oak:
==> flow/design.v (excerpt) <==
module comp_mult_top #(
parameter NO_MULT   = 4     ,  
parameter APB_BADDR = 0     ,  
parameter SYS_AW    = 16    ,  
parameter REG_DW    = 16       
)(
input                    clk         ,  
input                    rst_n       ,  
input      [ SYS_AW-1:0] apb_paddr   ,  
input                    apb_psel    ,  
input                    apb_penable ,  
input                    apb_pwrite  ,  
input      [REG_DW -1:0] apb_pwdata  ,  
output                   apb_pready  ,  
output reg [REG_DW -1:0] apb_prdata  ,  
output reg               apb_pslverr ,  
output reg               mem_ce      ,  
output reg               mem_we      ,  
output reg [SYS_AW -1:0] mem_addr    ,  
output reg [     8 -1:0] mem_wr_data ,  
input      [     8 -1:0] mem_rd_data    
);
Settings: LEC_CHECK=0, ABC_AREA=0, CAP_MARGIN=25, CORE_MARGIN=8, CORE_UTILIZATION=41, CTS_CLUSTER_SIZE=40, GPL_ROUTABILITY_DRIVEN=0, GPL_TIMING_DRIVEN=1, HOLD_SLACK_MARGIN=0.19, PLACE_DENSITY=0.59, SETUP_SLACK_MARGIN=0.67, SLEW_MARGIN=20; clock period 9.98 ns.
run.sh (not shown) runs the stock make flow with config.mk's settings and CLKGATE_MAP_FILE=.
oak | status: complete | timing, DRC, antenna: pass
Changes in pine relative to oak:
Settings: CORE_ASPECT_RATIO now 1.43, previously not set; CTS_CLUSTER_SIZE now 98, was 40; SETUP_SLACK_MARGIN no longer set, was 0.67; ABC_AREA now 1, was 0; SLEW_MARGIN now 5, was 20; PLACE_DENSITY_LB_ADDON now 0.3, previously not set; PLACE_DENSITY no longer set, was 0.59; TNS_END_PERCENT now 20, previously not set; CORE_UTILIZATION now 72, was 41; CTS_CLUSTER_DIAMETER now 227, previously not set.
--- outcome ---
pine completed end to end with timing, DRC and antenna clean.
The worst setup slack of pine was superior to that of oak.
Relative to oak, the fraction of power spent switching nets of pine is lower by 12 points.
From oak to pine the numbers moved as follows: die area dropped about 36%, post-detailed-route wirelength per cell +about 2.7%.
Sort pine and oak by final critical-path share of the clock period asc -> top: pine
Total of fill cells in the finished design was higher in oak than in pine.
Relative area change from synthesis to final layout in pine vs oak: down 3.4 points
Die extent in x: pine vs oak down 78 um
For the power, pine came in 1.0 mW lower than oak did.
Run comparison: pine main kind of combinational logic by area simple AND/OR/NAND/NOR gates; oak main kind of combinational logic by area adder cells
pine vs oak, number of non-clock inverters went up by 140%.
pine against oak; routed wire length is up by more than 10%.

lane 3:
comp_mult_top again, from the RTL that the note above started with.
clock: 9.98 ns
lec_check: 0
abc_area: 0
cap_margin: 5
cell_pad_in_sites_detail_placement: 1
core_margin: 7
core_utilization: 41
cts_cluster_diameter: 279
cts_cluster_size: 95
gpl_routability_driven: 1
gpl_timing_driven: 0
hold_slack_margin: 0.19
max_routing_layer: met4
place_density_lb_addon: 0.17
setup_slack_margin: 0.67
slew_margin: 40
Input changes introduced in lane 4 (baseline for comparison: lane 3):
- CORE_UTILIZATION now 52, was 41
- CORE_MARGIN now 2, was 7
- SLEW_MARGIN now 20, was 40
- CTS_CLUSTER_DIAMETER no longer set, was 279
- ABC_AREA no longer set, was 0
- PLACE_DENSITY_LB_ADDON no longer set, was 0.17
- CAP_MARGIN now 20, was 5
- MAX_ROUTING_LAYER no longer set, was met4
- GPL_TIMING_DRIVEN no longer set, was 0
- HOLD_SLACK_MARGIN no longer set, was 0.19
- GPL_ROUTABILITY_DRIVEN no longer set, was 1
- SETUP_SLACK_MARGIN no longer set, was 0.67
- CELL_PAD_IN_SITES_DETAIL_PLACEMENT no longer set, was 1
- CTS_CLUSTER_SIZE no longer set, was 95
- the clock period (ns, I/O delays scaled along) now 5.52, was 9.98
==> results <==
The run showing the smaller actual slew at the worst max-slew pin is lane 3.
Cmp lane 4 vs lane 3: worst hold slack higher in lane 4
Between lane 3 and lane 4, the cell count went up.
Lane 3 and lane 4: one clean run, lane 3; the rest did not finish clean.
Diff lane 3 -> lane 4: number of well taps lost 148, met2 wirelength from detailed routing lost about 15%, net count reported at finish picked up an extra 9.8%, area overhead of the layout relative to synthesis picked up an extra 16 points.
Reported for lane 3 and lane 4, chip area line of the yosys report turned out identical to the last digit.
Re count of clock-buffer cells in the layout: no difference whatsoever between lane 3 and lane 4.

Setup of v14:
comp_mult_top again, from the RTL that the note above started with.
clock: 3.92 ns
lec_check: 0
abc_area: 1
cap_margin: 20
core_margin: 2
core_utilization: 62
cts_cluster_diameter: 295
cts_cluster_size: 98
slew_margin: 20
tns_end_percent: 5
Complete run, failing final checks: v14, reason negative setup slack.
diff inputs: v14 => v52
- a change of CORE_UTILIZATION from 62 to 29
- a deleted TNS_END_PERCENT that had been 5
- a deleted ABC_AREA that had been 1
- a deleted CTS_CLUSTER_DIAMETER that had been 295
- a deleted CTS_CLUSTER_SIZE that had been 98
- a change of the clock period (ns, I/O delays scaled along) from 3.92 to 11.3
### Flow results
v14 finished all stages; however, its layout fails the closing checks, the failures being negative setup slack. v52: no failed stages, no open violations at the end. Re critical path arrival: v52 is 3.28 ns up on v14. Post-synthesis average cell area: v14 and v52 compared, higher one is v52. v52 vs v14, class of the most critical hold timing path: register to register vs input pin to asynchronous set/reset pin. Higher worst-case setup margin in the final layout goes to v52 over v14. v52 vs v14, main logic family after synthesis: adder cells vs simple AND/OR/NAND/NOR gates. Delta (v52 minus v14): total die size rose by about 90%, proportion of power drawn by the clock network now smaller, proportion of total power due to net switching rose 7.6 points.
#### Input delta (v12 over v52)
- putting PLACE_DENSITY_LB_ADDON at 0.25 where nothing was set
- swapping 29 for 72 in CORE_UTILIZATION
- swapping 11.3 for 7.27 in the clock period (ns, I/O delays scaled along)
## What came out
Compared with v52, v12 shows design area higher by 7.0%. Taking v52 over v12, the vertical die dimension ratio works out to 1.6. v52 completed every stage of the flow, and the final layout passed the timing, design-rule and antenna checks. The flow for v12 finished, though final verification flagged negative setup slack. The total number of vias of v12 exceeds that of v52 by 17%. v12 vs v52 — horizontal die dimension dropped by more than a quarter.
diff inputs: v12 => v55
- PLACE_DENSITY_LB_ADDON no longer set, was 0.25
- CORE_UTILIZATION now 66, was 72
- SETUP_SLACK_MARGIN now -0.49, previously not set
- HOLD_SLACK_MARGIN now 0.28, previously not set
- the clock period (ns, I/O delays scaled along) now 7.58, was 7.27
Notes after the runs:
Finished, but not clean: v55, with negative setup slack. v55 reports its launching instance or port of the critical path as mem_rd_data[7] while v12 reports mem_rd_data[3]. Compared with v12, v55 shows a lower global-route total usage across every layer. Comparing transition time at the pin with the least slew margin for v55 and v12, the smaller number came from v55. Summary of v55 over v12: cell area after placement fell about 1.5%; areal power density over the cells fell 13 mW/mm^2. Relative to v12, arrival time at the worst endpoint has decreased by 0.19 ns in v55. Compared with v12, v55 shows a higher register-to-register slack. Summary of v55 over v12: final design utilization lower, smallest hold slack lower. Cmp v55 and v12 / fraction of the cycle the final worst path needs / higher: v12.
Relative to v55, the following input files were edited for v54:
- swapping 66 for 64 in CORE_UTILIZATION
- swapping -0.49 for 2.27 in SETUP_SLACK_MARGIN
- clearing HOLD_SLACK_MARGIN, which used to be 0.28
- swapping 7.58 for 8.42 in the clock period (ns, I/O delays scaled along)
### Flow results
- Having completed the whole flow, v54 delivered a layout that passed the timing, design-rule and antenna checks.
- Power: v54 draws less than v55
- Compared v55 against v54; detail-routed via count per cell within noise.
- Changes observed in v54 relative to v55: number of non-clock buffers in the layout fell by 44; clock-pin slew on the worst setup and hold paths fell by 0.02 ns.
- Row worst hold slack: v54 higher / v55 lower
- Total net switching power: v54 better than v55
- The wire length reported for v54 is greater than that of v55 by 3.3%.
- v54 vs v55: wire length of the first global-routing pass up slightly
- The run showing the greater layout overhead on the synthesized area is v54.
## Diff of input files: v41 against v54
- SETUP_SLACK_MARGIN removed (was 2.27)
- CORE_UTILIZATION changed from 64 to 40
- the clock period (ns, I/O delays scaled along) changed from 8.42 to 10.0
## What came out
- Buffers inserted during post-CTS setup optimization: higher on v54
- Total instance count after detailed placement of v41 exceeds that of v54 by a few percent.
- Lower total power draw goes to v41 over v54.
- Sort v54 and v41 by pin count of the biggest net entering global routing asc -> top: v54
- Diff v41..v54 | synthesized cell count | unchanged
- From v54 to v41 the numbers moved as follows: post-synthesis to final-layout area growth saw a decrease; number of fill cells saw an increase; worst endpoint required time saw an increase; maximum clock skew at final layout saw little to no change; non-clock buffer share of cell area saw a decrease.
Power and IR drop assume default switching activity.
